Setup of run 1:
// EC_TOP
module EC_TOP(
    clk, rst_n, in_valid,
    in_Px, in_Py, in_Qx, in_Qy, in_prime, in_a,
    out_valid, out_Rx, out_Ry
);
Size: roughly 3100 cells after synthesis, about 110 flip-flops, roughly 52 I/O pins.
==> flow/config.mk <==
export PLATFORM = sky130hd
export DESIGN_NAME = EC_TOP
export DESIGN_NICKNAME = EC_TOP
export VERILOG_FILES = /design/flow/design.v
export SDC_FILE = /design/flow/constraint.sdc
export NUM_CORES = 4
export LEC_CHECK = 0
export ABC_AREA = 0
export CAP_MARGIN = 20
export CORE_MARGIN = 3
export CORE_UTILIZATION = 58
export CTS_CLUSTER_DIAMETER = 74
export SETUP_SLACK_MARGIN = -0.06
export SLEW_MARGIN = 20
==> flow/constraint.sdc <==
create_clock -name core_clock -period 77.0 [get_ports {clk}]
set_input_delay 15.4000 -clock core_clock [delete_from_list [all_inputs] [get_ports {clk}]]
set_output_delay 15.4000 -clock core_clock [all_outputs]
set_load 0.01 [all_outputs]
run.sh (not shown) runs the stock make flow with config.mk's settings and CLKGATE_MAP_FILE=.
What run 2 does differently from run 1 at the input level:
Settings: changing CORE_MARGIN from 3 to 2; changing CORE_UTILIZATION from 58 to 70; removing ABC_AREA (formerly 0); removing SETUP_SLACK_MARGIN (formerly -0.06); removing CTS_CLUSTER_DIAMETER (formerly 74); changing the clock period (ns, I/O delays scaled along) from 77.0 to 117.0.
Results
- On final-stage net count, the higher figure sits with run 1, not run 2.
- Met3 layer wire length in the routed design, run 2 and run 1: lower on run 1
- Taking run 1 as the reference point, the post-detailed-routing wire length of run 2 falls by about 4.7%.
- Taking run 1 as the reference, in run 2 global routing met1 resource utilization increased by 3.3 points relative to the old numbers, largest stage delay on the critical path went down 80 ps, met2 layer wire length in the routed design -2.2%.
- Run 2 against run 1: post-route minimum period went up by 3140 ps, number of clock buffers in the layout went up by 3, worst endpoint data arrival time went up by 3100 ps.
Changes in run 3 relative to run 2:
Settings: setting CTS_CLUSTER_DIAMETER to 210 for the first time; changing CORE_UTILIZATION from 70 to 72; setting PLACE_DENSITY_LB_ADDON to 0.02 for the first time; changing the clock period (ns, I/O delays scaled along) from 117.0 to 60.6.
### Flow results
Run 3 did not make it past 5_1_grt, where a tool error ended it.
Compared with run 2, in run 3 die width shrank by about 1.4%; chip height fell by 1.4%.
Between run 2 and run 3, the sum of net half-perimeters after detailed placement figures differ only marginally.
From run 3 to run 2, number of library cell types mapped by synthesis did not move at all.
Standard cell core area sits lower in run 3 than in run 2.
Looking at cell total after placement, run 3 sits above run 2.
Run 3 vs. run 2: pre-CTS setup slack went down by 46100 ps.
The die used by run 3 is smaller than the one used by run 2.
Input changes introduced in run 4 (baseline for comparison: run 3):
Settings: PLACE_DENSITY_LB_ADDON: 0.02 -> unset; CORE_UTILIZATION: 72 -> 64; CTS_CLUSTER_DIAMETER: 210 -> unset; the clock period (ns, I/O delays scaled along): 60.6 -> 72.4.
--- outcome ---
- Run 4: all stages complete, timing, DRC and antenna checks passed
- Run 4 -> run 3: number of buffers created by CTS flat
- Run 3 → run 4: area of placed instances lost about 3.3%, number of instances in the placed design lost 11, number of hold buffers added after CTS neither gained nor lost much, estimated wirelength of the detail-placed design neither gained nor lost much, I/O pin count neither gained nor lost much.
- Die size: run 4 exceeds run 3
The inputs of run 5 differ from those of run 4 as listed below.
Settings: ABC_AREA: unset -> 1; PLACE_DENSITY_LB_ADDON: unset -> 0.01; SETUP_SLACK_MARGIN: unset -> 3.76; CORE_UTILIZATION: 64 -> 72; CTS_CLUSTER_DIAMETER: unset -> 202; the clock period (ns, I/O delays scaled along): 72.4 -> 14.2.
--- outcome ---
Run 5: DPL-0038 in 4_1_cts -> run aborted
Run 5 vs. run 4: count of standard-cell rows -3, post-synthesis instance total +581, mux contribution to synthesized area saw a decrease, post-place instance area shows an increase of about 25%.
Run 5 against run 4: xor and xnor fraction of the mapped netlist area lost 1.4 points; tally of unique sky130hd cells used after synthesis lost 25%; area fraction in and, or, nand and nor cells picked up an extra 7.5 points.
Going from run 4 to run 5, die size lower, area share of and-or/or-and cells after synthesis decreased by 6.0 points relative to the old numbers, core footprint lower.

* * *

EC_TOP again, from the RTL that the note above started with.
export LEC_CHECK = 0
export ABC_AREA = 1
export CAP_MARGIN = 0
export CELL_PAD_IN_SITES_DETAIL_PLACEMENT = 2
export CELL_PAD_IN_SITES_GLOBAL_PLACEMENT = 2
export CORE_MARGIN = 3
export CORE_UTILIZATION = 29
export CTS_CLUSTER_SIZE = 76
export GPL_TIMING_DRIVEN = 1
export PLACE_DENSITY = 0.88
export SETUP_SLACK_MARGIN = 5.0
export SLEW_MARGIN = 20
export TNS_END_PERCENT = 60
create_clock -name core_clock -period 95.6 [get_ports {clk}]
The first run completed with no timing, DRC or antenna violations.
Change:
==> flow/config.mk (replaced) <==
export PLATFORM = sky130hd
export DESIGN_NAME = EC_TOP
export DESIGN_NICKNAME = EC_TOP
export VERILOG_FILES = /design/flow/design.v
export SDC_FILE = /design/flow/constraint.sdc
export NUM_CORES = 4
export LEC_CHECK = 0
export CAP_MARGIN = 20
export CORE_MARGIN = 2
export CORE_UTILIZATION = 66
export SLEW_MARGIN = 20
==> flow/constraint.sdc (replaced) <==
create_clock -name core_clock -period 25.0 [get_ports {clk}]
set_input_delay 5.0000 -clock core_clock [delete_from_list [all_inputs] [get_ports {clk}]]
set_output_delay 5.0000 -clock core_clock [all_outputs]
set_load 0.01 [all_outputs]
=>
- The changed run never finished: it broke off in global routing (5_1_grt) (GRT-0232)
- area after synthesis decreases by 2.5%
- synthesized cell count decreases by about 16%
- die area decreases by 57%

* * *

job 1659:
EC_TOP again, from the RTL that the note above started with.
## EC_TOP
module EC_TOP(
    clk, rst_n, in_valid,
    in_Px, in_Py, in_Qx, in_Qy, in_prime, in_a,
    out_valid, out_Rx, out_Ry
);
input clk, rst_n, in_valid;
input [6-1:0] in_Px, in_Py, in_Qx, in_Qy, in_prime, in_a;
output reg out_valid;
output reg [6-1:0] out_Rx, out_Ry;
localparam S_IDLE = 0;
localparam S_IN_DATA = 1;
localparam S_P_ADD = 2;
localparam S_P_DOU = 3;
localparam S_XR_YR = 4;
localparam S_OUT = 5;
parameter IP_WIDTH = 6;
reg [2:0] current_state, next_state;
reg [3:0] cnt_s_p;
reg [2:0] cnt_xr_yr;
reg [5:0] px_reg;
reg [5:0] py_reg;
reg [5:0] qx_reg;
reg [5:0] qy_reg;
reg [5:0] a_reg;
reg [5:0] prime_reg;
wire [5:0] p_sub_xp;
wire [5:0] p_sub_yp;
wire [5:0] p_sub_xq;
wire [5:0] p_sub_xr;
wire [6:0] xq_xp1;
wire [6:0] yq_yp1;
wire [7:0] xr_w;
wire [6:0] xp2_3_a;
reg [5:0] xr_reg ;
reg [5:0] s_reg;
reg [11:0] mod_in;
wire [5:0] mod_out;
reg [IP_WIDTH-1:0]  IN_2;
wire [IP_WIDTH-1:0] OUT_INV;
reg [5:0] yp2_ip;
wire [6:0] xp_xr1;
wire [11:0]mul_out;
reg [5:0] mul_in1, mul_in2;
wire [6:0] s_xp_xr1_yp1;
always@(posedge clk or negedge rst_n) begin
    if(!rst_n)
        current_state <= S_IDLE;
    else
        current_state <= next_state;
end
always@(*) begin
    case (current_state)
  ...
export LEC_CHECK = 0
export CAP_MARGIN = 0
export CORE_ASPECT_RATIO = 0.92
export CORE_MARGIN = 2
export CORE_UTILIZATION = 72
export CTS_CLUSTER_DIAMETER = 204
export CTS_CLUSTER_SIZE = 89
export GPL_ROUTABILITY_DRIVEN = 0
export PLACE_DENSITY_LB_ADDON = 0.02
export SETUP_SLACK_MARGIN = 3.61
export SLEW_MARGIN = 20
export TNS_END_PERCENT = 40
create_clock -name core_clock -period 59.8 [get_ports {clk}]
Job 1659 never completed; the flow aborted with a tool error in 5_1_grt.
The following lists how job 6775 was set up differently from job 1659:
- a deleted CORE_ASPECT_RATIO that had been 0.92
- a deleted CTS_CLUSTER_DIAMETER that had been 204
- a deleted PLACE_DENSITY_LB_ADDON that had been 0.02
- a change of CORE_UTILIZATION from 72 to 40
- a change of CAP_MARGIN from 0 to 20
- a deleted TNS_END_PERCENT that had been 40
- a deleted CTS_CLUSTER_SIZE that had been 89
- a deleted SETUP_SLACK_MARGIN that had been 3.61
- a deleted GPL_ROUTABILITY_DRIVEN that had been 0
- a change of the clock period (ns, I/O delays scaled along) from 59.8 to 72.4
### Flow results
Job 6775 completed every stage of the flow, and the final layout passed the timing, design-rule and antenna checks.
Looking at job 6775 and job 1659, the synthesized cell count is a wash.
Total clock sinks came out exactly the same in job 6775 and job 1659.
[job 6775 vs job 1659] cell count after placement: higher in job 6775
Compared with job 1659, job 6775 shows die area that has gone up by more than half.
Cmp job 6775 and job 1659 / standard-cell row count / higher: job 6775
Pre-CTS setup slack: job 6775 better than job 1659
diff inputs: job 6775 => job 7892
- TNS_END_PERCENT newly set to 5
- PLACE_DENSITY_LB_ADDON newly set to 0.02
- CORE_UTILIZATION changed from 40 to 71
- the clock period (ns, I/O delays scaled along) changed from 72.4 to 60.6
Findings:
Job 7892 completed end to end; final checks failed (setup timing).
From job 6775 to job 7892, fraction of synthesized area in multiplexers did not move at all.
On job 7892: actual slew at the worst max-slew pin is 0.075 ns higher than what job 6775 gave.
Lower buffer count from post-CTS setup fixing was reported by job 6775, not job 7892.
In the tables for job 6775 and job 7892, register-to-register slack reads lower with job 7892.
For overall die height, dividing the value from job 7892 by the value from job 6775 gives 0.75.
Going from job 6775 to job 7892, post-CTS resize count rose 43; final cell count without fillers now smaller; number of clock buffers in the layout has increased; total of endpoints with negative setup slack in the final report saw an increase.
--- input diff job 7892..job 2643 ---
- PLACE_DENSITY_LB_ADDON: 0.02 -> unset
- CORE_UTILIZATION: 71 -> 65
- TNS_END_PERCENT: 5 -> unset
Notes after the runs:
Job 2643: flow complete, layout not clean; failing: setup timing. Job 2643 falls short of job 7892 in post-placement worst setup slack. Taking job 7892 as the reference, in job 2643 final design instance area without fill shows an increase of 2.4%, area of the placeable core increased by about 9% relative to the old numbers, number of pins with negative max-slew slack in the final report about even. Side by side, met3 routing resource usage after global routing turned out lower in job 2643 than in job 7892.

* * *

EC_TOP again, from the RTL that the note above started with.
==> flow/config.mk <==
export PLATFORM = sky130hd
export DESIGN_NAME = EC_TOP
export DESIGN_NICKNAME = EC_TOP
export VERILOG_FILES = /design/flow/design.v
export SDC_FILE = /design/flow/constraint.sdc
export NUM_CORES = 4
export LEC_CHECK = 0
export ABC_AREA = 1
export CAP_MARGIN = 20
export CORE_ASPECT_RATIO = 0.5
export CORE_MARGIN = 2
export CORE_UTILIZATION = 72
export CTS_CLUSTER_DIAMETER = 397
export CTS_CLUSTER_SIZE = 92
export PLACE_DENSITY = 0.77
export SETUP_SLACK_MARGIN = 4.08
export SLEW_MARGIN = 20
==> flow/constraint.sdc <==
create_clock -name core_clock -period 30.3 [get_ports {clk}]
set_input_delay 6.0600 -clock core_clock [delete_from_list [all_inputs] [get_ports {clk}]]
set_output_delay 6.0600 -clock core_clock [all_outputs]
set_load 0.01 [all_outputs]
The baseline did not get past 5_1_grt.
Change:
Settings changed: ABC_AREA 1 to default, CORE_ASPECT_RATIO 0.5 to default, CORE_UTILIZATION 72 to 40, CTS_CLUSTER_DIAMETER 397 to default, CTS_CLUSTER_SIZE 92 to default, PLACE_DENSITY 0.77 to default, SETUP_SLACK_MARGIN 4.08 to default.
Clock period 30.3 ns to 77.0 ns, I/O delays scaled along.
=>
- With this change the flow ran to the end with no violations
- synthesized area decreases by 2.5%
- die area increases by about 70%
- synthesized cell count decreases by 16%

* * *

EC_TOP again, from the RTL that the note above started with.
Design EC_TOP, start of the top module:
module EC_TOP(
    clk, rst_n, in_valid,
    in_Px, in_Py, in_Qx, in_Qy, in_prime, in_a,
    out_valid, out_Rx, out_Ry
);
clock: 77.0 ns
lec_check: 0
abc_area: 0
cap_margin: 20
core_aspect_ratio: 0.5
core_margin: 3
core_utilization: 58
cts_cluster_diameter: 74
setup_slack_margin: -0.06
slew_margin: 0
tns_end_percent: 40
The starting point completed without violations.
==> next run, changes <==
Settings changed: CAP_MARGIN 20 to 10, CELL_PAD_IN_SITES_DETAIL_PLACEMENT set to 0, CORE_ASPECT_RATIO 0.5 to 0.69, CORE_MARGIN 3 to 8, CORE_UTILIZATION 58 to 40, CTS_CLUSTER_DIAMETER 74 to 262, GPL_ROUTABILITY_DRIVEN set to 1, MIN_ROUTING_LAYER set to met2, SETUP_SLACK_MARGIN -0.06 to unset, SLEW_MARGIN 0 to 40, TNS_END_PERCENT 40 to 5.
Cell area came out higher by a few percent; final cell count rises by a little under a tenth; worst hold slack loses 9.0 ps.
==> next run, changes <==
Settings changed: ABC_AREA 0 to unset, CAP_MARGIN 10 to 20, CELL_PAD_IN_SITES_DETAIL_PLACEMENT 0 to unset, CORE_ASPECT_RATIO 0.69 to unset, CORE_MARGIN 8 to 2, CORE_UTILIZATION 40 to 65, CTS_CLUSTER_DIAMETER 262 to unset, GPL_ROUTABILITY_DRIVEN 1 to unset, MIN_ROUTING_LAYER met2 to unset, SLEW_MARGIN 40 to 20, TNS_END_PERCENT 5 to unset.
Clock period 77.0 ns to 59.2 ns, I/O delays scaled along.
What happened:
- The new run reached the layout checks and failed them: setup timing
- setup slack is worse by 7000 ps
- routed wire length goes up by 0.57%
- area after synthesis is unchanged
- register-to-register slack is worse by 7000 ps
- global-route usage increases by 4.7 points
- cell area rose by 12%
- via count went down by 19%

* * *

Setup of indigo:
EC_TOP again, from the RTL that the note above started with.
==> flow/config.mk <==
export PLATFORM = sky130hd
export DESIGN_NAME = EC_TOP
export DESIGN_NICKNAME = EC_TOP
export VERILOG_FILES = /design/flow/design.v
export SDC_FILE = /design/flow/constraint.sdc
export NUM_CORES = 4
export LEC_CHECK = 0
export CAP_MARGIN = 20
export CORE_ASPECT_RATIO = 0.92
export CORE_MARGIN = 2
export CORE_UTILIZATION = 72
export CTS_CLUSTER_DIAMETER = 204
export CTS_CLUSTER_SIZE = 89
export GPL_ROUTABILITY_DRIVEN = 0
export PLACE_DENSITY_LB_ADDON = 0.02
export SETUP_SLACK_MARGIN = 3.61
export SLEW_MARGIN = 20
export TNS_END_PERCENT = 5
==> flow/constraint.sdc <==
create_clock -name core_clock -period 59.8 [get_ports {clk}]
set_input_delay 11.9600 -clock core_clock [delete_from_list [all_inputs] [get_ports {clk}]]
set_output_delay 11.9600 -clock core_clock [all_outputs]
set_load 0.01 [all_outputs]
No crash in indigo: every stage finished, but the layout fails its final checks due to negative setup slack.
Modified inputs, nickel compared to indigo
==> flow/config.mk <==
export PLATFORM = sky130hd
export DESIGN_NAME = EC_TOP
export DESIGN_NICKNAME = EC_TOP
export VERILOG_FILES = /design/flow/design.v
export SDC_FILE = /design/flow/constraint.sdc
export NUM_CORES = 4
export LEC_CHECK = 0
export CAP_MARGIN = 20
export CORE_MARGIN = 2
export CORE_UTILIZATION = 72
export PLACE_DENSITY_LB_ADDON = 0.02
export SLEW_MARGIN = 20
export TNS_END_PERCENT = 100
==> flow/constraint.sdc <==
create_clock -name core_clock -period 60.6 [get_ports {clk}]
set_input_delay 12.1200 -clock core_clock [delete_from_list [all_inputs] [get_ports {clk}]]
set_output_delay 12.1200 -clock core_clock [all_outputs]
set_load 0.01 [all_outputs]
==> comparison <==
FAIL nickel @ global routing: tool exited with error
Synthesized netlist cell count essentially unchanged between nickel and indigo.
Per the comparison of nickel with indigo, die area did not really move; total half-perimeter wirelength after legalization and detailed placement did not really move.
Taking indigo as the reference, in nickel post-detailed-placement cell area down 0.58%; horizontal die dimension down 7.9 um.
#### Input delta (violet over nickel)
==> flow/config.mk <==
export PLATFORM = sky130hd
export DESIGN_NAME = EC_TOP
export DESIGN_NICKNAME = EC_TOP
export VERILOG_FILES = /design/flow/design.v
export SDC_FILE = /design/flow/constraint.sdc
export NUM_CORES = 4
export LEC_CHECK = 0
export CAP_MARGIN = 20
export CORE_ASPECT_RATIO = 0.5
export CORE_MARGIN = 2
export CORE_UTILIZATION = 72
export CTS_CLUSTER_DIAMETER = 333
export CTS_CLUSTER_SIZE = 61
export SETUP_SLACK_MARGIN = 4.08
export SLEW_MARGIN = 20
==> flow/constraint.sdc <==
create_clock -name core_clock -period 30.3 [get_ports {clk}]
set_input_delay 6.0600 -clock core_clock [delete_from_list [all_inputs] [get_ports {clk}]]
set_output_delay 6.0600 -clock core_clock [all_outputs]
set_load 0.01 [all_outputs]
==> comparison <==
violet did not finish; a tool error ended it in global routing.
Between nickel and violet, final weighted congestion in routability-driven placement increased.
Measured against nickel, the placement row count of violet comes out at 0.70 times the reference value.
Diff violet..nickel | summed instance area of the synthesized netlist | unchanged
violet ends up with higher cell area after placement than nickel does.
Going from nickel to violet, number of instances resized during post-cts repair dropped about 11%; adder and majority cell fraction of the synthesized area now sits at about the same level; share of flip-flops with an asynchronous set or reset was more or less identical; die area roughly the same; maximum level of the CTS H-tree held steady.
